==> v32: inputs <==
==> flow/design.v <==
module alu_top (
    input clk,
    input [15:0] a,
    input [15:0] b,
    input [5:0] alufn,
    input fail,
    output reg z,
    output reg v,
    output reg n,
    output reg [15:0] out
  );
  reg [15:0] a_q;
  reg [15:0] b_q;
  reg [5:0] alufn_q;
  reg fail_q;
  wire alu_z;
  wire alu_v;
  wire alu_n;
  wire [15:0] alu_out;
  alu_13 alu (
    .a(a_q),
    .b(b_q),
    .alufn(alufn_q),
    .fail(fail_q),
    .z(alu_z),
    .v(alu_v),
    .n(alu_n),
    .out(alu_out)
  );
  always @(posedge clk) begin
    a_q <= a;
    b_q <= b;
    alufn_q <= alufn;
    fail_q <= fail;
    z <= alu_z;
    v <= alu_v;
    n <= alu_n;
    out <= alu_out;
  end
endmodule

module adder16_15 (
    input [5:0] alufn,
    input [15:0] a,
    input [15:0] b,
    output reg z,
    output reg v,
    output reg n,
    output reg [15:0] addOUT
  );
  reg [15:0] out;
  always @* begin
    out = $signed(a) + $signed(b ^ {5'h10{alufn[0+0-:1]}}) + alufn[0+0-:1];
    addOUT = out;
    z = (~|out);
    v = (a[15+0-:1] & (b[15+0-:1] ^ alufn[0+0-:1]) & ~out[15+0-:1]) | (~a[15+0-:1] & ~(b[15+0-:1] ^ alufn[0+0-:1]) & out[15+0-:1]);
    n = out[15+0-:1];
  end
endmodule
module bool16_16 (
    input [5:0] alufn,
    input [15:0] a,
    input [15:0] b,
    output reg [15:0] boolOUT
  );
  always @* begin
    case (alufn[0+3-:4])
      4'h6: begin
        boolOUT = a ^ b;
      end
      4'h8: begin
        boolOUT = a & b;
      end
      4'ha: begin
        boolOUT = a;
      end
      4'he: begin
        boolOUT = a | b;
      end
      default: begin
        boolOUT = 1'h0;
      end
    endcase
  end
endmodule
module shift16_17 (
    input [5:0] alufn,
    input [15:0] a,
    input [15:0] b,
    output reg [15:0] shiftOUT
  );
  always @* begin
    case (alufn[0+1-:2])
      2'h0: begin
        shiftOUT = a << b;
      end
      2'h1: begin
        shiftOUT = a >> b;
      end
      2'h3: begin
        shiftOUT = $signed(a) >>> $signed(b);
      end
      default: begin
        shiftOUT = a;
      end
    endcase
  end
endmodule
module cmp16_18 (
    input [5:0] alufn,
    input z,
    input v,
    input n,
    output reg [15:0] compOUT
  );
  always @* begin
    case (alufn[1+1-:2])
      2'h1: begin
        compOUT = {15'h0000, z};
      end
      2'h2: begin
        compOUT = {15'h0000, v ^ n};
      end
      2'h3: begin
        compOUT = {15'h0000, z | (v ^ n)};
      end
      default: begin
        compOUT = 1'h0;
      end
    endcase
  end
endmodule
module muldiv16_19 (
    input [5:0] alufn,
    input [15:0] a,
    input [15:0] b,
    output reg z,
    output reg v,
    output reg n,
    output reg [15:0] muldivOUT
  );
  reg [31:0] out;
  always @* begin
    case (alufn[1+1-:2])
      2'h1: begin
        out = $signed(a) * $signed(b);
        z = (~|(out[0+15-:16]));
        if (a != 1'h0 && $signed(out[0+15-:16]) / $signed(a) != $signed(b)) begin
          v = 1'h1;
        end else begin
          v = 1'h0;
        end
        n = a[15+0-:1] ^ b[15+0-:1];
      end
      2'h2: begin
        if (b == 1'h0) begin
          out = 1'h0;
          z = 1'h0;
          v = 1'h0;
          n = 1'h0;
        end else begin
          out = $signed(a) / $signed(b);
          z = (~|(out[0+15-:16]));
          n = a[15+0-:1] ^ b[15+0-:1];
          v = 1'h0;
        end
      end
      2'h3: begin
        if (b == 1'h0) begin
          out = 1'h0;
          z = 1'h0;
          v = 1'h0;
          n = 1'h0;
        end else begin
          out = a - (a / b * b);
          z = (~|(out[0+15-:16]));
          n = out[15+0-:1];
          v = 1'h0;
        end
      end
      default: begin
        out = 1'h0;
        z = 1'h0;
        v = 1'h0;
        n = 1'h0;
      end
    endcase
    muldivOUT = out[0+15-:16];
  end
endmodule
module alu_13 (
    input [15:0] a,
    input [15:0] b,
    input [5:0] alufn,
    input fail,
    output reg z,
    output reg v,
    output reg n,
    output reg [15:0] out
  );
  wire [1-1:0] M_adder16_z;
  wire [1-1:0] M_adder16_v;
  wire [1-1:0] M_adder16_n;
  wire [16-1:0] M_adder16_addOUT;
  reg [6-1:0] M_adder16_alufn;
  reg [16-1:0] M_adder16_a;
  reg [16-1:0] M_adder16_b;
  adder16_15 adder16 (
    .alufn(M_adder16_alufn),
    .a(M_adder16_a),
    .b(M_adder16_b),
    .z(M_adder16_z),
    .v(M_adder16_v),
    .n(M_adder16_n),
    .addOUT(M_adder16_addOUT)
  );
  wire [16-1:0] M_bool16_boolOUT;
  reg [6-1:0] M_bool16_alufn;
  reg [16-1:0] M_bool16_a;
  reg [16-1:0] M_bool16_b;
  bool16_16 bool16 (
    .alufn(M_bool16_alufn),
    .a(M_bool16_a),
    .b(M_bool16_b),
    .boolOUT(M_bool16_boolOUT)
  );
  wire [16-1:0] M_shift16_shiftOUT;
  reg [6-1:0] M_shift16_alufn;
  reg [16-1:0] M_shift16_a;
  reg [16-1:0] M_shift16_b;
  shift16_17 shift16 (
    .alufn(M_shift16_alufn),
    .a(M_shift16_a),
    .b(M_shift16_b),
    .shiftOUT(M_shift16_shiftOUT)
  );
  wire [16-1:0] M_cmp16_compOUT;
  reg [6-1:0] M_cmp16_alufn;
  reg [1-1:0] M_cmp16_z;
  reg [1-1:0] M_cmp16_v;
  reg [1-1:0] M_cmp16_n;
  cmp16_18 cmp16 (
    .alufn(M_cmp16_alufn),
    .z(M_cmp16_z),
    .v(M_cmp16_v),
    .n(M_cmp16_n),
    .compOUT(M_cmp16_compOUT)
  );
  wire [1-1:0] M_muldiv16_z;
  wire [1-1:0] M_muldiv16_v;
  wire [1-1:0] M_muldiv16_n;
  wire [16-1:0] M_muldiv16_muldivOUT;
  reg [6-1:0] M_muldiv16_alufn;
  reg [16-1:0] M_muldiv16_a;
  reg [16-1:0] M_muldiv16_b;
  muldiv16_19 muldiv16 (
    .alufn(M_muldiv16_alufn),
    .a(M_muldiv16_a),
    .b(M_muldiv16_b),
    .z(M_muldiv16_z),
    .v(M_muldiv16_v),
    .n(M_muldiv16_n),
    .muldivOUT(M_muldiv16_muldivOUT)
  );
  reg [15:0] outT;
  always @* begin
    M_adder16_alufn = alufn;
    M_adder16_a = a;
    M_adder16_b = b;
    z = M_adder16_z;
    v = M_adder16_v;
    n = M_adder16_n;
    M_bool16_alufn = alufn;
    M_bool16_a = a;
    M_bool16_b = b;
    M_shift16_alufn = alufn;
    M_shift16_a = a;
    M_shift16_b = b;
    M_cmp16_alufn = alufn;
    M_cmp16_z = M_adder16_z;
    M_cmp16_v = M_adder16_v;
    M_cmp16_n = M_adder16_n;
    M_muldiv16_alufn = alufn;
    M_muldiv16_a = a;
    M_muldiv16_b = b;
    case (alufn[4+1-:2])
      2'h0: begin
        if (alufn[1+1-:2] == 2'h0) begin
          outT = M_adder16_addOUT;
        end else begin
          outT = M_muldiv16_muldivOUT;
          z = M_muldiv16_z;
          v = M_muldiv16_v;
          n = M_muldiv16_n;
        end
      end
      2'h1: begin
        outT = M_bool16_boolOUT;
      end
      2'h2: begin
        outT = M_shift16_shiftOUT;
      end
      2'h3: begin
        outT = M_cmp16_compOUT;
      end
    endcase
    out = outT ^ fail;
  end
endmodule
==> flow/run.sh <==
#!/bin/bash
# the make line also repeats each setting of config.mk as NAME=value (left out here)
make -C /OpenROAD-flow-scripts/flow DESIGN_CONFIG=/design/flow/config.mk WORK_HOME=/design/flow/orfs CLKGATE_MAP_FILE= finish
==> flow/config.mk <==
export PLATFORM = sky130hd
export DESIGN_NAME = alu_top
export DESIGN_NICKNAME = alu_top
export VERILOG_FILES = /design/flow/design.v
export SDC_FILE = /design/flow/constraint.sdc
export NUM_CORES = 4
export LEC_CHECK = 0
export ABC_AREA = 1
export CAP_MARGIN = 20
export CORE_ASPECT_RATIO = 1.91
export CORE_MARGIN = 2
export CORE_UTILIZATION = 65
export GPL_TIMING_DRIVEN = 0
export HOLD_SLACK_MARGIN = 0.03
export SLEW_MARGIN = 20
==> flow/constraint.sdc <==
create_clock -name core_clock -period 80.0 [get_ports {clk}]
set_input_delay 16.0000 -clock core_clock [delete_from_list [all_inputs] [get_ports {clk}]]
set_output_delay 16.0000 -clock core_clock [all_outputs]
set_load 0.01 [all_outputs]
==> inputs of v31, as changes to v32 <==
ABC_AREA = unset   (was 1)
CAP_MARGIN = 40   (was 20)
CELL_PAD_IN_SITES_GLOBAL_PLACEMENT = 1   (was unset)
CORE_ASPECT_RATIO = 0.5   (was 1.91)
CORE_UTILIZATION = 53   (was 65)
CTS_CLUSTER_DIAMETER = 382   (was unset)
CTS_CLUSTER_SIZE = 100   (was unset)
GPL_TIMING_DRIVEN = unset   (was 0)
HOLD_SLACK_MARGIN = unset   (was 0.03)
PLACE_DENSITY_LB_ADDON = 0.29   (was unset)
SLEW_MARGIN = 5   (was 20)
==> comparison table <==
Placeable Area: v31 81200 um2; v32 63700 um2
Die x size: v31 408 um; v32 188 um
Core Rows: v31 74; v32 128
Number of setup buffers added after CTS: v31 5; v32 186
Resized Gates After CTS: v31 34; v32 472
Final estimated routing congestion in global placement: v31 1.07; v32 1.16
Core utilization at floorplan: v31 53.3%; v32 65.8%
Avg Synthesized Cell Area: v31 7.12 um2; v32 6.21 um2
Outcome: v31 finished clean; v32 aborted with a tool error
Failing step: v31 -; v32 global routing (5_1_grt)
Die height: v31 206 um; v32 355 um
Multiplexer share: v31 3.03%; v32 0.376%
Area post-placement: v31 46800 um2; v32 44400 um2
Pre-CTS setup slack: v31 -2340 ps; v32 -17820 ps
Placed Instances: v31 7380; v32 7814
Post-synthesis cell area: v31 43300 um2; v32 41900 um2
Area fraction in xor and xnor cells: v31 8.67%; v32 9.71%
Synthesized netlist cell count: v31 6081; v32 6754
Yosys cell count: v31 6081; v32 6754
Unique cell type count in the Yosys netlist: v31 114; v32 84
Top cell type by instance count after synthesis: v31 sky130_fd_sc_hd__ha_1; v32 sky130_fd_sc_hd__nand2_1
FA/HA/MAJ Cells, Area Fraction: v31 28.5%; v32 29.4%
Full die area: v31 84100 um2; v32 66700 um2
